## try-amber
// mips16_core
module mips16_core(
	input clk,
	input rst,  
	output [9:0] imem_addr,
	input [15:0] imem_rdata,
	output [9:0] dmem_addr,
	output dmem_we,
	output [15:0] dmem_wdata,
	input [15:0] dmem_rdata,
	input [15:0] in_data,
	output rf_we,
	output [4:0] rf_waddr,
	output [15:0] rf_wdata
	);
make LEC_CHECK=0 ABC_AREA=1 CAP_MARGIN=5 CELL_PAD_IN_SITES_GLOBAL_PLACEMENT=1 CORE_MARGIN=5 CORE_UTILIZATION=20 GPL_TIMING_DRIVEN=0 MAX_ROUTING_LAYER=met4 MIN_ROUTING_LAYER=met1 PLACE_DENSITY_LB_ADDON=0.21 SETUP_SLACK_MARGIN=5.0 SLEW_MARGIN=15 TNS_END_PERCENT=10 finish   # period 37.6 ns
run.sh (not shown) runs the stock make flow with config.mk's settings and CLKGATE_MAP_FILE=.
try-amber finished all stages; layout check result: FAIL, due to negative setup slack.
Edits applied to the flow inputs when going from try-amber to try-harbor:
- SLEW_MARGIN now 20, was 15
- MIN_ROUTING_LAYER no longer set, was met1
- SETUP_SLACK_MARGIN no longer set, was 5.0
- MAX_ROUTING_LAYER no longer set, was met4
- PLACE_DENSITY_LB_ADDON no longer set, was 0.21
- ABC_AREA no longer set, was 1
- CELL_PAD_IN_SITES_GLOBAL_PLACEMENT no longer set, was 1
- CAP_MARGIN now 20, was 5
- TNS_END_PERCENT no longer set, was 10
- CORE_MARGIN now 2, was 5
- GPL_TIMING_DRIVEN no longer set, was 0
- CORE_UTILIZATION now 40, was 20
- the clock period (ns, I/O delays scaled along) now 28.0, was 37.6
[summary]
- try-harbor vs. try-amber: number of non-clock buffers in the layout went up by 731.
- Against try-amber as the reference, try-harbor delivers a higher mapped cell area.
- try-harbor vs. try-amber: logic area now larger.
- The layout from try-harbor, despite a flow that completed every stage, fails the layout checks, with the failing checks listed as negative setup slack.
### try-harbor -> try-umber
- ABC_AREA newly set to 1
- PLACE_DENSITY newly set to 0.4
- CORE_UTILIZATION changed from 40 to 72
- the clock period (ns, I/O delays scaled along) changed from 28.0 to 20.2
try-umber: it failed with a tool error in 5_1_grt, so there are no final results.
Row number of resized instances in the post-cts repair step: try-umber lower / try-harbor higher
try-umber against try-harbor: floorplan die area saw a decrease, overall die width decreased 90 um, synthesized cell count moved up.
Edits applied to the flow inputs when going from try-umber to try-yarrow:
- swapping 0.4 for 0.35 in PLACE_DENSITY
- swapping 72 for 64 in CORE_UTILIZATION
- putting CTS_CLUSTER_SIZE at 95 where nothing was set
- swapping 20.2 for 38.0 in the clock period (ns, I/O delays scaled along)
## What came out
try-yarrow | ERROR | 5_1_grt. Going from try-umber to try-yarrow, number of synthesized flops with an enable pin saw little to no change; average size of a mapped cell saw little to no change; die size saw an increase; area fraction in full adders, half adders and majority gates saw little to no change; instance count after placement with tap cells included saw little to no change. | total number of placement rows | try-yarrow vs try-umber | about 5.4% higher |. As far as synthesized area is concerned, try-umber and try-yarrow perform about the same. On placeable core region, try-yarrow does worse than try-umber.
Edits applied to the flow inputs when going from try-yarrow to try-violet:
- removing PLACE_DENSITY (formerly 0.35)
- setting TNS_END_PERCENT to 10 for the first time
- removing CTS_CLUSTER_SIZE (formerly 95)
- setting GPL_ROUTABILITY_DRIVEN to 0 for the first time
- changing CORE_UTILIZATION from 64 to 40
- changing the clock period (ns, I/O delays scaled along) from 38.0 to 60.1
--- outcome ---
- try-violet has completed all stages; timing, DRC and antenna checks passed.
- For area of the core, dividing the value from try-violet by the value from try-yarrow gives 1.6.
- Count of buffers added by post-CTS timing repair for setup (lower): try-violet
- Measured against each other, try-violet and try-yarrow differ in number of CTS-inserted buffers, the higher figure coming from try-violet.
- In the flow results for try-violet and try-yarrow, the detailed-placement wirelength estimate is larger on try-yarrow.
- Compared with try-yarrow, in try-violet placed standard-cell area lower, horizontal die dimension higher.
- When try-violet is set beside try-yarrow, its floorplan utilization turns out to be 25 points smaller.

--- another note on this design; it stands on its own ---

==> inputs of v4 <==
Design mips16_core, start of the top module:
module mips16_core(
	input clk,
	input rst,  
	output [9:0] imem_addr,
	input [15:0] imem_rdata,
	output [9:0] dmem_addr,
	output dmem_we,
	output [15:0] dmem_wdata,
	input [15:0] dmem_rdata,
	input [15:0] in_data,
	output rf_we,
	output [4:0] rf_waddr,
	output [15:0] rf_wdata
	);
make LEC_CHECK=0 CAP_MARGIN=20 CORE_MARGIN=2 CORE_UTILIZATION=72 CTS_CLUSTER_DIAMETER=202 CTS_CLUSTER_SIZE=41 HOLD_SLACK_MARGIN=-0.09 MAX_ROUTING_LAYER=met4 PLACE_DENSITY=0.66 SETUP_SLACK_MARGIN=2.84 SLEW_MARGIN=20 finish   # period 36.8 ns
run.sh (not shown) runs the stock make flow with config.mk's settings and CLKGATE_MAP_FILE=.
==> inputs of v8, as changes to v4 <==
Settings changed: ABC_AREA from default to 1, CELL_PAD_IN_SITES_GLOBAL_PLACEMENT from default to 0, CORE_ASPECT_RATIO from default to 0.54, CORE_UTILIZATION 72 to 40, CTS_CLUSTER_DIAMETER 202 to default, CTS_CLUSTER_SIZE 41 to 20, GPL_ROUTABILITY_DRIVEN from default to 1, GPL_TIMING_DRIVEN from default to 0, HOLD_SLACK_MARGIN -0.09 to default, MAX_ROUTING_LAYER met4 to default, MIN_ROUTING_LAYER from default to met2, PLACE_DENSITY 0.66 to default, SETUP_SLACK_MARGIN 2.84 to 4.82, TNS_END_PERCENT from default to 75.
==> flow/constraint.sdc (replaced) <==
create_clock -name core_clock -period 72.2 [get_ports {clk}]
set_input_delay 14.4400 -clock core_clock [delete_from_list [all_inputs] [get_ports {clk}]]
set_output_delay 14.4400 -clock core_clock [all_outputs]
set_load 0.01 [all_outputs]
==> inputs of v6, as changes to v4 <==
Settings changed: ABC_AREA from default to 0, CELL_PAD_IN_SITES_GLOBAL_PLACEMENT from default to 3, CORE_ASPECT_RATIO from default to 0.82, CORE_MARGIN 2 to 10, CORE_UTILIZATION 72 to 40, CTS_CLUSTER_DIAMETER 202 to default, CTS_CLUSTER_SIZE 41 to 57, GPL_ROUTABILITY_DRIVEN from default to 1, HOLD_SLACK_MARGIN -0.09 to default, PLACE_DENSITY 0.66 to default, SETUP_SLACK_MARGIN 2.84 to default, TNS_END_PERCENT from default to 10.
==> flow/constraint.sdc (replaced) <==
create_clock -name core_clock -period 76.8 [get_ports {clk}]
set_input_delay 15.3600 -clock core_clock [delete_from_list [all_inputs] [get_ports {clk}]]
set_output_delay 15.3600 -clock core_clock [all_outputs]
set_load 0.01 [all_outputs]
==> qor summary <==
metric	v4	v6	v8
Number of instances resized during post-cts repair	114	0	0
Post-Synthesis Cells	5544	5544	6428
Synth top area share	0.3388	0.3388	0.3444
Site Rows	93	114	91
Most popular library cell in the synthesized design by count	sky130_fd_sc_hd__nor2_1	sky130_fd_sc_hd__nor2_1	sky130_fd_sc_hd__nand2_1
Number of buffer cells added on primary ports	108	108	106
Simple share	0.2179	0.2179	0.3433
Post-synthesis average cell area	8.522 um2	8.522 um2	7.229 um2
Yosys adder share	0.09926	0.09926	0.1009
Number of H-tree levels	1	2	2
Post-synthesis cell count from yosys	5544	5544	6428
Weighted congestion at the end of routability-driven global placement	1.322	1.030	1.405
HPWL Detailed	174100 um	185300 um	234400 um
Status	aborted with a tool error	no timing/DRC/antenna violations	aborted with a tool error
Last stage reached	5_1_grt	-	5_1_grt
Number of buffers added for setup after CTS	133	0	0
Core outline area	0.06470 mm2	0.1175 mm2	0.1147 mm2
Width of the die	260.2 um	399.5 um	467.8 um
Pre-Place Util	0.7303	0.4020	0.4053
Die Size	0.06769 mm2	0.1323 mm2	0.1190 mm2
Distinct lib cells used	109	109	70
Post-synthesis chip area from yosys	0.04725 mm2	0.04725 mm2	0.04647 mm2
